== lane 1 ==
==> flow/design.v (excerpt) <==
module vgacontrol(  
input PCLK, 				 
input PRESERN, 				 
input PSEL, 				 
input PENABLE, 				 
output wire PREADY, 		 
output wire PSLVERR,		 
input PWRITE,				 
input [31:0] PADDR,			 
input wire [31:0] PWDATA,	 
output reg [31:0] PRDATA,	 
output HS, 
output VS, 
output reg vga_R,
output reg vga_G,
output reg vga_B,
input SW,
input SW2,
input SW3
);
assign PSLVERR = 0;
assign PREADY = 1;
reg [31:0] player1;
reg [31:0] player2;
reg [31:0] whichplayer;
reg [31:0] winner;
wire player1_score;
wire player2_score;
wire p1_p;
wire p2_p;
wire p_u;
wire win_out;
wire pwin_out1;
wire pwin_out2;
wire player1_write = (PSEL & PENABLE & PWRITE & (PADDR[11:0] == 12'h104));
wire player2_write = (PSEL & PENABLE & PWRITE & (PADDR[11:0] == 12'h108));
wire whichplayer_write = (PSEL & PENABLE & PWRITE & (PADDR[11:0] == 12'h114));
wire winner_write = (PSEL & PENABLE & PWRITE & (PADDR[11:0] == 12'h118));
wire SWDebounce;
wire SWDebounce2;
wire SWDebounce3;
wire pwin1_out;
wire pwin2_out;
wire quarterclk, quarter_rise;
wire flashclk, flash_rise, half_flash, half_rise, quarter_flash, quarter_flash_rise;
Button_Debouncer db1(PCLK, PRESERN, SW, SWDebounce);
Button_Debouncer db2(PCLK, PRESERN, SW2, SWDebounce2);
Button_Debouncer db3(PCLK, PRESERN, SW3, SWDebounce3);
always @(posedge PCLK) 		 
begin
    if(!PRESERN)
        PRDATA <= 32'd0;
    else if(PADDR[11:0] == 12'h100)
    begin
        PRDATA[31:1] <= 31'h00000000;				 
        PRDATA[0] <= SWDebounce; 	 
    end
    else if(PADDR[11:0] == 12'h104)
    begin				
        PRDATA <= player1;
    end
    else if(PADDR[11:0] == 12'h108)
    begin				
        PRDATA <= player2;
    end
    else if(PADDR[11:0] == 12'h10C)
    begin
        PRDATA[31:1] <= 31'h00000000;				 
        PRDATA[0] <= SWDebounce2; 
    end
    else if(PADDR[11:0] == 12'h114)
    begin				 
        PRDATA <= whichplayer; 
    end
    else if(PADDR[11:0] == 12'h118)
    begin
        PRDATA[31:1] <= 31'h00000000;				 
  ...
Size in the first run: about 270 flip-flops, ~0.014 mm^2 of cells after synthesis.
export LEC_CHECK = 0
export ABC_AREA = 0
export CAP_MARGIN = 0
export CELL_PAD_IN_SITES_DETAIL_PLACEMENT = 1
export CORE_MARGIN = 6
export CORE_UTILIZATION = 69
export CTS_CLUSTER_DIAMETER = 96
export GPL_TIMING_DRIVEN = 0
export MAX_ROUTING_LAYER = met4
export MIN_ROUTING_LAYER = met1
export PLACE_DENSITY_LB_ADDON = 0.06
export SETUP_SLACK_MARGIN = 0.12
export SLEW_MARGIN = 25
export TNS_END_PERCENT = 70
create_clock -name core_clock -period 2.88 [get_ports {PCLK}]
run.sh (not shown) runs the stock make flow with config.mk's settings and CLKGATE_MAP_FILE=.
Lane 1 did not run to completion, as it errored out during 3_5_place_dp.
Relative to lane 1, the following input files were edited for lane 2:
- setting PLACE_DENSITY to 0.6 for the first time
- changing ABC_AREA from 0 to 1
- removing TNS_END_PERCENT (formerly 70)
- removing GPL_TIMING_DRIVEN (formerly 0)
- removing SETUP_SLACK_MARGIN (formerly 0.12)
- changing SLEW_MARGIN from 25 to 20
- removing CTS_CLUSTER_DIAMETER (formerly 96)
- removing PLACE_DENSITY_LB_ADDON (formerly 0.06)
- changing CORE_MARGIN from 6 to 2
- changing CORE_UTILIZATION from 69 to 72
- removing MIN_ROUTING_LAYER (formerly met1)
- changing CAP_MARGIN from 0 to 20
- removing MAX_ROUTING_LAYER (formerly met4)
- removing CELL_PAD_IN_SITES_DETAIL_PLACEMENT (formerly 1)
- setting CORE_ASPECT_RATIO to 1.33 for the first time
- changing the clock period (ns, I/O delays scaled along) from 2.88 to 2.51
Results
The flow ended early for lane 2: it failed with a tool error in 4_1_cts.
In lane 2 relative to lane 1, width of the die had gone down by more than 10%.
Relative to lane 1, the vertical extent of the die of lane 2 is higher by 16 um.
Lane 2 against lane 1: number of instances in the synthesized netlist went up; area figure in the yosys stat output went up; mux cell area share after synthesis went down.
Cmp lane 2 and lane 1 / final RePlAce weighted congestion / higher: lane 2
Input changes introduced in lane 3 (baseline for comparison: lane 2):
- setting CTS_CLUSTER_DIAMETER to 94 for the first time
- removing PLACE_DENSITY (formerly 0.6)
- removing CORE_ASPECT_RATIO (formerly 1.33)
- setting PLACE_DENSITY_LB_ADDON to 0.27 for the first time
- removing ABC_AREA (formerly 1)
- setting CTS_CLUSTER_SIZE to 23 for the first time
- changing the clock period (ns, I/O delays scaled along) from 2.51 to 3.21
[summary]
- The runs compared here, lane 3 and lane 2, all ended either early or with open violations.
- Run status, lane 2: aborted in 4_1_cts, error DPL-0038
- Although it ran to completion, lane 3 produced a layout that fails the final checks because of negative setup slack.
- Diff lane 2 -> lane 3: effective utilization at floorplan level, synthesized area went down 0.0010 mm^2, post-synth area from yosys stat lower, number of core rows went down by 10.
- Between lane 2 and lane 3, post-synthesis instance total decreased.
- Delta (lane 3 minus lane 2): parity-gate share of the synthesized area counting xor and xnor cells saw an increase, synthesized-area fraction occupied by and/or/nand/nor cells saw a decrease.
- Re cell total in the yosys stat output: lane 2 was higher than lane 3.
- Of lane 3 and lane 2, the lower number of nets produced by synthesis belongs to lane 3.
#### Input delta (lane 4 over lane 3)
- changing CORE_UTILIZATION from 72 to 40
- removing CTS_CLUSTER_SIZE (formerly 23)
- setting PLACE_DENSITY to 0.6 for the first time
- removing PLACE_DENSITY_LB_ADDON (formerly 0.27)
- removing CTS_CLUSTER_DIAMETER (formerly 94)
- changing the clock period (ns, I/O delays scaled along) from 3.21 to 4.45
- The capture point of the critical path comes out vga_B in one run and vga_R in the other, namely in lane 3 and lane 4 respectively.
- Comparing maximum VDD drop for lane 4 and lane 3, the bigger number came from lane 3.
- Going from lane 3 to lane 4, final layout net count shrinks by about 5%.
- Lane 4: all stages complete, timing, DRC and antenna checks passed
- Summary — maximum frequency, lane 4 relative to lane 3: lower, by 11%.
- Worst setup slack after layout improves in lane 4 relative to lane 3.
- In the flow results for lane 4 and lane 3, the number of gates on the worst path with buffers counted is larger on lane 3.
- Against lane 3, lane 4 reports a count of non-filler cells in the finished layout that is higher.
--- input diff lane 4..lane 5 ---
- CTS_CLUSTER_DIAMETER newly set to 127
- CELL_PAD_IN_SITES_GLOBAL_PLACEMENT newly set to 1
- PLACE_DENSITY removed (was 0.6)
- the clock period (ns, I/O delays scaled along) changed from 4.45 to 10.0
==> results <==
Between lane 4 and lane 5, the flow reports internal cell power decreasing by more than half. [lane 5 vs lane 4] register-to-register slack: higher in lane 5. Lane 5 vs. lane 4: combinational power shrank by 55%, worst-case hold slack held steady, sequential share of layout area grew by 0.17 points, routed wirelength normalized by instance count grew by 7.3%, final total power shrank by 2.7 mW. Lane 5 ended up with PRDATA[0] as its capturing element of the worst setup path; lane 4 ended up with vga_R. In the reports for lane 5 and lane 4, the larger clock network contribution to total cell area belongs to lane 5. Lane 5 gives more worst setup margin than lane 4 did.
Power and IR drop assume default switching activity.
